Setup of run A:
==> flow/design.v (excerpt) <==
module cordic #(
    parameter WIDTH = 16,                
    parameter ITERATIONS = 12,           
    parameter MODE = 0                   
)(
    input wire clk,
    input wire rst_n,
    input wire start,                    
    input wire [WIDTH-1:0] x_in,         
    input wire [WIDTH-1:0] y_in,         
    input wire [WIDTH-1:0] z_in,         
    output reg done,                     
    output reg [WIDTH-1:0] x_out,        
    output reg [WIDTH-1:0] y_out,        
    output reg [WIDTH-1:0] z_out         
);
==> flow/config.mk <==
export PLATFORM = sky130hd
export DESIGN_NAME = cordic
export DESIGN_NICKNAME = cordic
export VERILOG_FILES = /design/flow/design.v
export SDC_FILE = /design/flow/constraint.sdc
export NUM_CORES = 4
export LEC_CHECK = 0
export ABC_AREA = 1
export CAP_MARGIN = 20
export CELL_PAD_IN_SITES_DETAIL_PLACEMENT = 2
export CORE_ASPECT_RATIO = 0.89
export CORE_MARGIN = 6
export CORE_UTILIZATION = 40
export CTS_CLUSTER_SIZE = 57
export GPL_TIMING_DRIVEN = 0
export HOLD_SLACK_MARGIN = 0.2
export MAX_ROUTING_LAYER = met4
export PLACE_DENSITY_LB_ADDON = 0.26
export SLEW_MARGIN = 40
==> flow/constraint.sdc <==
create_clock -name core_clock -period 8.24 [get_ports {clk}]
set_input_delay 1.6480 -clock core_clock [delete_from_list [all_inputs] [get_ports {clk}]]
set_output_delay 1.6480 -clock core_clock [all_outputs]
set_load 0.01 [all_outputs]
run.sh (not shown) runs the stock make flow with config.mk's settings and CLKGATE_MAP_FILE=.
What ended run A was a tool error in detailed placement (3_5_place_dp); the run never finished.
> inputs changed (run A -> run B)
- clearing PLACE_DENSITY_LB_ADDON, which used to be 0.26
- putting MIN_ROUTING_LAYER at met2 where nothing was set
- clearing CORE_ASPECT_RATIO, which used to be 0.89
- clearing MAX_ROUTING_LAYER, which used to be met4
- swapping 6 for 2 in CORE_MARGIN
- clearing GPL_TIMING_DRIVEN, which used to be 0
- putting PLACE_DENSITY at 0.42 where nothing was set
- swapping 1 for 0 in ABC_AREA
- clearing CTS_CLUSTER_SIZE, which used to be 57
- clearing HOLD_SLACK_MARGIN, which used to be 0.2
- clearing CELL_PAD_IN_SITES_DETAIL_PLACEMENT, which used to be 2
- swapping 40 for 20 in SLEW_MARGIN
- swapping 8.24 for 10.0 in the clock period (ns, I/O delays scaled along)
Relative to run A, the synthesized net count measured on run B has decreased by more than 10%.
Re floorplan-stage core utilization: run B is 0.52 points down on run A.
Run B vs run A, die area went down by 5.2%.
In the reports for run A and run B, the smaller core box area belongs to run A.
Run B reached the final stage; the timing, design-rule and antenna checks on its layout passed.
Run B reports a higher multiplexer share of the synthesized area than run A does.
Run A -> run B: cell total in the yosys stat output decreased by more than a quarter
Summary of run B over run A: yosys stat chip area climbed about 5%, synthesized cell count decreased by 359 relative to the old numbers.
The following lists how run C was set up differently from run B:
- TNS_END_PERCENT now 20, previously not set
- PLACE_DENSITY no longer set, was 0.42
- MIN_ROUTING_LAYER no longer set, was met2
- CTS_CLUSTER_SIZE now 99, previously not set
- SETUP_SLACK_MARGIN now -0.9, previously not set
- CTS_CLUSTER_DIAMETER now 380, previously not set
- ABC_AREA no longer set, was 0
- CELL_PAD_IN_SITES_GLOBAL_PLACEMENT now 0, previously not set
[summary]
Compared with run B, run C improves detailed placement HPWL.
Compared run B against run C; design area within noise.
[compare] base=run B new=run C: achievable frequency +1.8%, detail-routed via count per cell fell by 2.2, insertion delay of the later-clocked pin in the worst-skew pair now sits at about the same level.
Met3 routed wirelength, run C vs run B: down by more than half
Between run C and run B, it is run C whose total wire length after detailed routing is lower, by 7.5%.
diff inputs: run C => run D
- a deleted CTS_CLUSTER_SIZE that had been 99
- a change of CORE_UTILIZATION from 40 to 30
- a deleted CELL_PAD_IN_SITES_GLOBAL_PLACEMENT that had been 0
- a deleted TNS_END_PERCENT that had been 20
- a deleted CTS_CLUSTER_DIAMETER that had been 380
- a deleted SETUP_SLACK_MARGIN that had been -0.9
- a change of the clock period (ns, I/O delays scaled along) from 10.0 to 5.71
--- outcome ---
Comparing run D with run C, the clock skew came out essentially unchanged.
Looking at synthesis-to-layout area growth, run D sits 2.0 points above run C.
The final standard cell area without fillers number comes out lower for run C vs run D.
Run D reports a higher y dimension of the die than run C does.
Compared with run C, run D shows a count of buffer and inverter cells on the critical path that is 1 lower.
Compared with run C, run D shows a lower hold slack.
The run with more routed wire is run D, not run C.
Input changes introduced in run E (baseline for comparison: run D):
- setting CTS_CLUSTER_DIAMETER to 372 for the first time
- changing CORE_UTILIZATION from 30 to 72
- setting ABC_AREA to 1 for the first time
- changing the clock period (ns, I/O delays scaled along) from 5.71 to 5.22
Results
Run E: all stages complete, timing, DRC and antenna checks passed
Run D → run E: global-route met2 utilization now larger, final cycle utilization of the critical path lost 5.9 points, number of cells produced by synthesis went up by 359.
Higher fill cell instance count of the final layout among run E and run D: run D
Taking run D as the reference, in run E routed wire length increased by 5.0% relative to the old numbers; non-clock buffer area fraction after layout increased by 0.76 points relative to the old numbers.
Run comparison: run E worst setup path startpoint iteration[2]; run D worst setup path startpoint iteration[0]

---

Starting RTL as in the previous note.
## cordic
module cordic #(
    parameter WIDTH = 16,                
    parameter ITERATIONS = 12,           
    parameter MODE = 0                   
)(
    input wire clk,
    input wire rst_n,
    input wire start,                    
    input wire [WIDTH-1:0] x_in,         
    input wire [WIDTH-1:0] y_in,         
    input wire [WIDTH-1:0] z_in,         
    output reg done,                     
    output reg [WIDTH-1:0] x_out,        
    output reg [WIDTH-1:0] y_out,        
    output reg [WIDTH-1:0] z_out         
);
clock: 9.33 ns
lec_check: 0
abc_area: 1
cap_margin: 20
cell_pad_in_sites_detail_placement: 2
core_aspect_ratio: 0.89
core_margin: 6
core_utilization: 40
hold_slack_margin: 0.2
max_routing_layer: met4
place_density_lb_addon: 0.26
slew_margin: 40
Change:
Settings changed: ABC_AREA 1 to not set, CELL_PAD_IN_SITES_DETAIL_PLACEMENT 2 to not set, CORE_ASPECT_RATIO 0.89 to not set, CORE_MARGIN 6 to 2, HOLD_SLACK_MARGIN 0.2 to not set, MAX_ROUTING_LAYER met4 to not set, PLACE_DENSITY_LB_ADDON 0.26 to not set, SLEW_MARGIN 40 to 20.
Clock period 9.33 ns to 10.0 ns, I/O delays scaled along.
The new run finished with timing, DRC and antenna clean.
Count of clock-buffer cells in the layout does not change.
Sequential share of layout area shrinks by 1.0 points.
Flip-flop count is unchanged.
Setup slack improves by 0.35 ns.
Cell area grows by 4.4%.
Via count shrinks by 30%.

---

Setup of build 98:
The RTL this note starts from:
==> flow/design.v <==
/*verilator lint_off EOFNEWLINE*/
/*verilator lint_off WIDTHEXPAND*/
module cordic #(
    parameter WIDTH = 16,                
    parameter ITERATIONS = 12,           
    parameter MODE = 0                   
)(
    input wire clk,
    input wire rst_n,
    input wire start,                    
    input wire [WIDTH-1:0] x_in,         
    input wire [WIDTH-1:0] y_in,         
    input wire [WIDTH-1:0] z_in,         
    output reg done,                     
    output reg [WIDTH-1:0] x_out,        
    output reg [WIDTH-1:0] y_out,        
    output reg [WIDTH-1:0] z_out         
);
    localparam IDLE = 2'd0;
    localparam SETUP = 2'd1;
    localparam ITERATE = 2'd2;
    localparam DONE = 2'd3;
    reg [1:0] state, next_state;
    reg signed [WIDTH-1:0] x, y;
    reg [WIDTH-1:0] z;
    reg signed [WIDTH-1:0] x_next, y_next;
    reg [WIDTH-1:0] z_next;
    reg [$clog2(ITERATIONS)-1:0] iteration;
    function [WIDTH-1:0] atan_table;
        input [3:0] idx;
        begin
            case (idx)
                4'd0:  atan_table = 16'd8192;    
                4'd1:  atan_table = 16'd4836;    
                4'd2:  atan_table = 16'd2555;    
                4'd3:  atan_table = 16'd1297;    
                4'd4:  atan_table = 16'd651;     
                4'd5:  atan_table = 16'd326;     
                4'd6:  atan_table = 16'd163;     
                4'd7:  atan_table = 16'd81;      
                4'd8:  atan_table = 16'd41;      
                4'd9:  atan_table = 16'd20;      
                4'd10: atan_table = 16'd10;      
                4'd11: atan_table = 16'd5;       
                default: atan_table = 16'd0;
            endcase
        end
    endfunction
    always @(posedge clk or negedge rst_n) begin
        if (!rst_n) begin
            state <= IDLE;
            x <= 0;
            y <= 0;
            z <= 0;
            iteration <= 0;
            done <= 1'b0;
            x_out <= 0;
            y_out <= 0;
            z_out <= 0;
        end else begin
            state <= next_state;
            case (state)
                IDLE: begin
                    done <= 1'b0;
                end
                SETUP: begin
                    x <= x_in;
                    y <= y_in;
                    z <= z_in;
                    iteration <= 0;
                end
                ITERATE: begin
                    x <= x_next;
                    y <= y_next;
                    z <= z_next;
                    iteration <= iteration + 1;
                end
                DONE: begin
                    done <= 1'b1;
                    x_out <= x;
                    y_out <= y;
                    z_out <= z;
                end
            endcase
        end
    end
    always @(*) begin
        next_state = state;
        case (state)
            IDLE: begin
                if (start) begin
                    next_state = SETUP;
                end
            end
            SETUP: begin
                next_state = ITERATE;
            end
            ITERATE: begin
                if (iteration == ITERATIONS - 1) begin
                    next_state = DONE;
                end
            end
            DONE: begin
                next_state = IDLE;
            end
        endcase
    end
    wire [WIDTH-1:0] shift_x = x >>> iteration;
    wire [WIDTH-1:0] shift_y = y >>> iteration;
    always @(*) begin
        x_next = x;
        y_next = y;
        z_next = z;
        if (state == ITERATE) begin
            if (MODE == 0) begin
                if (z[WIDTH-1] == 1'b0) begin   
                    x_next = x - shift_y;
                    y_next = y + shift_x;
                    z_next = z - atan_table(iteration);
                end else begin   
                    x_next = x + shift_y;
                    y_next = y - shift_x;
                    z_next = z + atan_table(iteration);
                end
            end else begin
                if (y[WIDTH-1] == 1'b0) begin   
                    x_next = x + shift_y;
                    y_next = y - shift_x;
                    z_next = z + atan_table(iteration);
                end else begin   
                    x_next = x - shift_y;
                    y_next = y + shift_x;
                    z_next = z - atan_table(iteration);
                end
            end
        end
    end
endmodule
/*verilator lint_on EOFNEWLINE*/
/*verilator lint_on WIDTHEXPAND*/ 
clock: 7.27 ns
lec_check: 0
cap_margin: 20
core_margin: 2
core_utilization: 72
hold_slack_margin: -0.1
max_routing_layer: met4
place_density: 0.67
setup_slack_margin: -0.55
slew_margin: 20
Here is what was changed in the inputs of trial 66 compared with build 98.
-- flow/config.mk --
<<< build 98, line 10
export CORE_UTILIZATION = 72
export HOLD_SLACK_MARGIN = -0.1
export MAX_ROUTING_LAYER = met4
export PLACE_DENSITY = 0.67
export SETUP_SLACK_MARGIN = -0.55
export SLEW_MARGIN = 20
>>> trial 66, line 10
export CORE_UTILIZATION = 72
export CTS_CLUSTER_DIAMETER = 30
export PLACE_DENSITY = 0.71
export SETUP_SLACK_MARGIN = 0.61
export SLEW_MARGIN = 20
==> flow/constraint.sdc <==
create_clock -name core_clock -period 4.68 [get_ports {clk}]
set_input_delay 0.9360 -clock core_clock [delete_from_list [all_inputs] [get_ports {clk}]]
set_output_delay 0.9360 -clock core_clock [all_outputs]
set_load 0.01 [all_outputs]
### Flow results
- FAIL trial 66 @ global routing: tool exited with error
- Trial 66 -> build 98: number of I/O pins delta 0, exact match
- Build 98 -> trial 66: sequential fraction of the synthesis area delta 0, exact match
- Taking build 98 as the reference point, the worst-case setup slack after placement of trial 66 falls by 1790 ps.
- Build 98 -> trial 66: global placer's final weighted congestion increased by a few percent
- As far as total of flip-flops plus latches after synthesis goes, trial 66 and build 98 are indistinguishable; the numbers are identical.
- Trial 66 vs build 98 — placement-stage cell area climbed by a few percent

---

## 12-28
RTL: the design.v shown in full above, as it stands there.
==> flow/config.mk <==
export PLATFORM = sky130hd
export DESIGN_NAME = cordic
export DESIGN_NICKNAME = cordic
export VERILOG_FILES = /design/flow/design.v
export SDC_FILE = /design/flow/constraint.sdc
export NUM_CORES = 4
export LEC_CHECK = 0
export ABC_AREA = 1
export CAP_MARGIN = 20
export CORE_ASPECT_RATIO = 1.33
export CORE_MARGIN = 2
export CORE_UTILIZATION = 72
export CTS_CLUSTER_DIAMETER = 372
export SETUP_SLACK_MARGIN = -0.44
export SLEW_MARGIN = 20
==> flow/constraint.sdc <==
create_clock -name core_clock -period 5.22 [get_ports {clk}]
set_input_delay 1.0440 -clock core_clock [delete_from_list [all_inputs] [get_ports {clk}]]
set_output_delay 1.0440 -clock core_clock [all_outputs]
set_load 0.01 [all_outputs]
Modified inputs, 04-19 compared to 12-28
- CORE_UTILIZATION: 72 -> 70
- CORE_ASPECT_RATIO: 1.33 -> unset
- ABC_AREA: 1 -> unset
- SETUP_SLACK_MARGIN: -0.44 -> 1.39
- CTS_CLUSTER_DIAMETER: 372 -> 42
- the clock period (ns, I/O delays scaled along): 5.22 -> 5.42
==> comparison <==
NOTE achievable frequency 12-28->04-19 decreased by a little under 10%
The lower fraction of met1 tracks used by global routing of 04-19 and 12-28 is in 12-28.
Yosys stat chip area, 04-19 vs 12-28: up by a few percent
Diff 12-28 -> 04-19 | first-pass GRT wire length | increase of 1.2 mm
Going from 12-28 to 04-19, setup slack shows a reduction of 0.21 ns; sequential share of cell area shows a reduction of 3.5 points.

---

Setup of job 9760:
Starts from the design.v that is shown in full above.
export LEC_CHECK = 0
export CAP_MARGIN = 20
export CELL_PAD_IN_SITES_DETAIL_PLACEMENT = 1
export CORE_ASPECT_RATIO = 0.9
export CORE_MARGIN = 4
export CORE_UTILIZATION = 24
export GPL_TIMING_DRIVEN = 0
export HOLD_SLACK_MARGIN = 0.08
export MAX_ROUTING_LAYER = met4
export PLACE_DENSITY_LB_ADDON = 0.19
export SLEW_MARGIN = 20
create_clock -name core_clock -period 3.94 [get_ports {clk}]
Status job 9760: flow complete, layout not clean - negative setup slack
diff inputs: job 9760 => job 9023
- a deleted PLACE_DENSITY_LB_ADDON that had been 0.19
- a change of CORE_MARGIN from 4 to 2
- an added CTS_CLUSTER_SIZE of 33
- a deleted MAX_ROUTING_LAYER that had been met4
- a change of CORE_UTILIZATION from 24 to 68
- a deleted CELL_PAD_IN_SITES_DETAIL_PLACEMENT that had been 1
- a deleted CORE_ASPECT_RATIO that had been 0.9
- a deleted HOLD_SLACK_MARGIN that had been 0.08
- a deleted GPL_TIMING_DRIVEN that had been 0
- a change of the clock period (ns, I/O delays scaled along) from 3.94 to 5.01
--- outcome ---
Job 9760 was larger in final cell area than job 9023. The post-placement worst setup slack of job 9023 was superior to that of job 9760. Lower data required time of the critical path was reported by job 9760, not job 9023. For die area, dividing the value from job 9023 by the value from job 9760 gives 0.35. NOTE: first-pass iteration count of the detailed router in job 9023 exceeds that of job 9760. Compared to job 9760, the router laid down less metal wire for job 9023. Looking at global-route met3 utilization, job 9023 sits 2.6 points higher than job 9760 does. Worst hold margin was higher in job 9023 than in job 9760. The number of global-route vias before repair in job 9023 sits 13% below the value recorded for job 9760. FAIL: job 9760; every other run in job 9023 and job 9760 is clean.
Modified inputs, job 6328 compared to job 9023
- PLACE_DENSITY: unset -> 0.67
- CTS_CLUSTER_DIAMETER: unset -> 27
- SETUP_SLACK_MARGIN: unset -> 0.74
- CORE_UTILIZATION: 68 -> 70
- TNS_END_PERCENT: unset -> 40
Results
Job 6328 completed every stage of the flow, and the final layout passed the timing, design-rule and antenna checks. On worst-case setup margin in the final layout, job 9023 loses to job 6328. Delta (job 6328 minus job 9023): routed via count divided by cell count +about 5%; routing usage on met3 +1.6 points; timing-limited maximum frequency +6.1 MHz; routed wire length +4.3 mm. Comparing job 6328 and job 9023, the lower routed length on met3 is on job 9023. On parity-gate share of the synthesized area counting xor and xnor cells, job 6328 and job 9023 are neck and neck. Between job 9023 and job 6328, the flow reports final area increasing by a few percent. Non-clock buffer count: job 6328 and job 9023 compared, higher one is job 6328. Diff job 9023 -> job 6328 | final-layout clock-cell area share | decrease of 0.86 points.
Setup changes, job 6328 to job 8095
- an added MAX_ROUTING_LAYER of met4
- a deleted TNS_END_PERCENT that had been 40
- a change of CTS_CLUSTER_DIAMETER from 27 to 39
- a change of SETUP_SLACK_MARGIN from 0.74 to 2.15
- a deleted CTS_CLUSTER_SIZE that had been 33
- a change of CORE_UTILIZATION from 70 to 72
- a change of the clock period (ns, I/O delays scaled along) from 5.01 to 7.27
==> comparison <==
Per the comparison of job 8095 with job 6328, flop-to-flop setup slack up 1.92 ns; worst setup slack now larger; routability-driven placement congestion ratio fell by 1.5%; half-perimeter wire length after detailed placement went down by 1.3 mm.
On worst-case hold slack, job 8095 and job 6328 are neck and neck.
Total wirelength of the detailed-routed design came out lower on job 8095 than on job 6328.
Relative slew slack up 8.8 points in job 8095 wrt job 6328
diff inputs: job 8095 => job 6831
- SETUP_SLACK_MARGIN changed from 2.15 to 0.61
- PLACE_DENSITY changed from 0.67 to 0.7
- MAX_ROUTING_LAYER removed (was met4)
- CTS_CLUSTER_DIAMETER changed from 39 to 30
- the clock period (ns, I/O delays scaled along) changed from 7.27 to 4.68
## What came out
Job 6831: it failed during 5_1_grt, and the tool reported GRT-0232. Looking at number of setup buffers added after CTS across job 6831 and job 8095, the one that comes out lower is job 8095. Job 6831 gives less setup slack after placement than job 8095 did. Floorplan die area: job 6831 vs job 8095 identical. As far as sink count of the clock tree goes, job 8095 and job 6831 are indistinguishable; the numbers are identical. Number of synthesized register bits: job 8095 vs job 6831 identical. From job 6831 to job 8095, proportion of synthesized area in mux cells did not move at all. Area share of and-or/or-and cells after synthesis came out exactly the same in job 6831 and job 8095. Diff job 6831..job 8095 | instance count of the mapped netlist | unchanged. Sequential area share after synthesis of job 8095 is on par with job 6831.
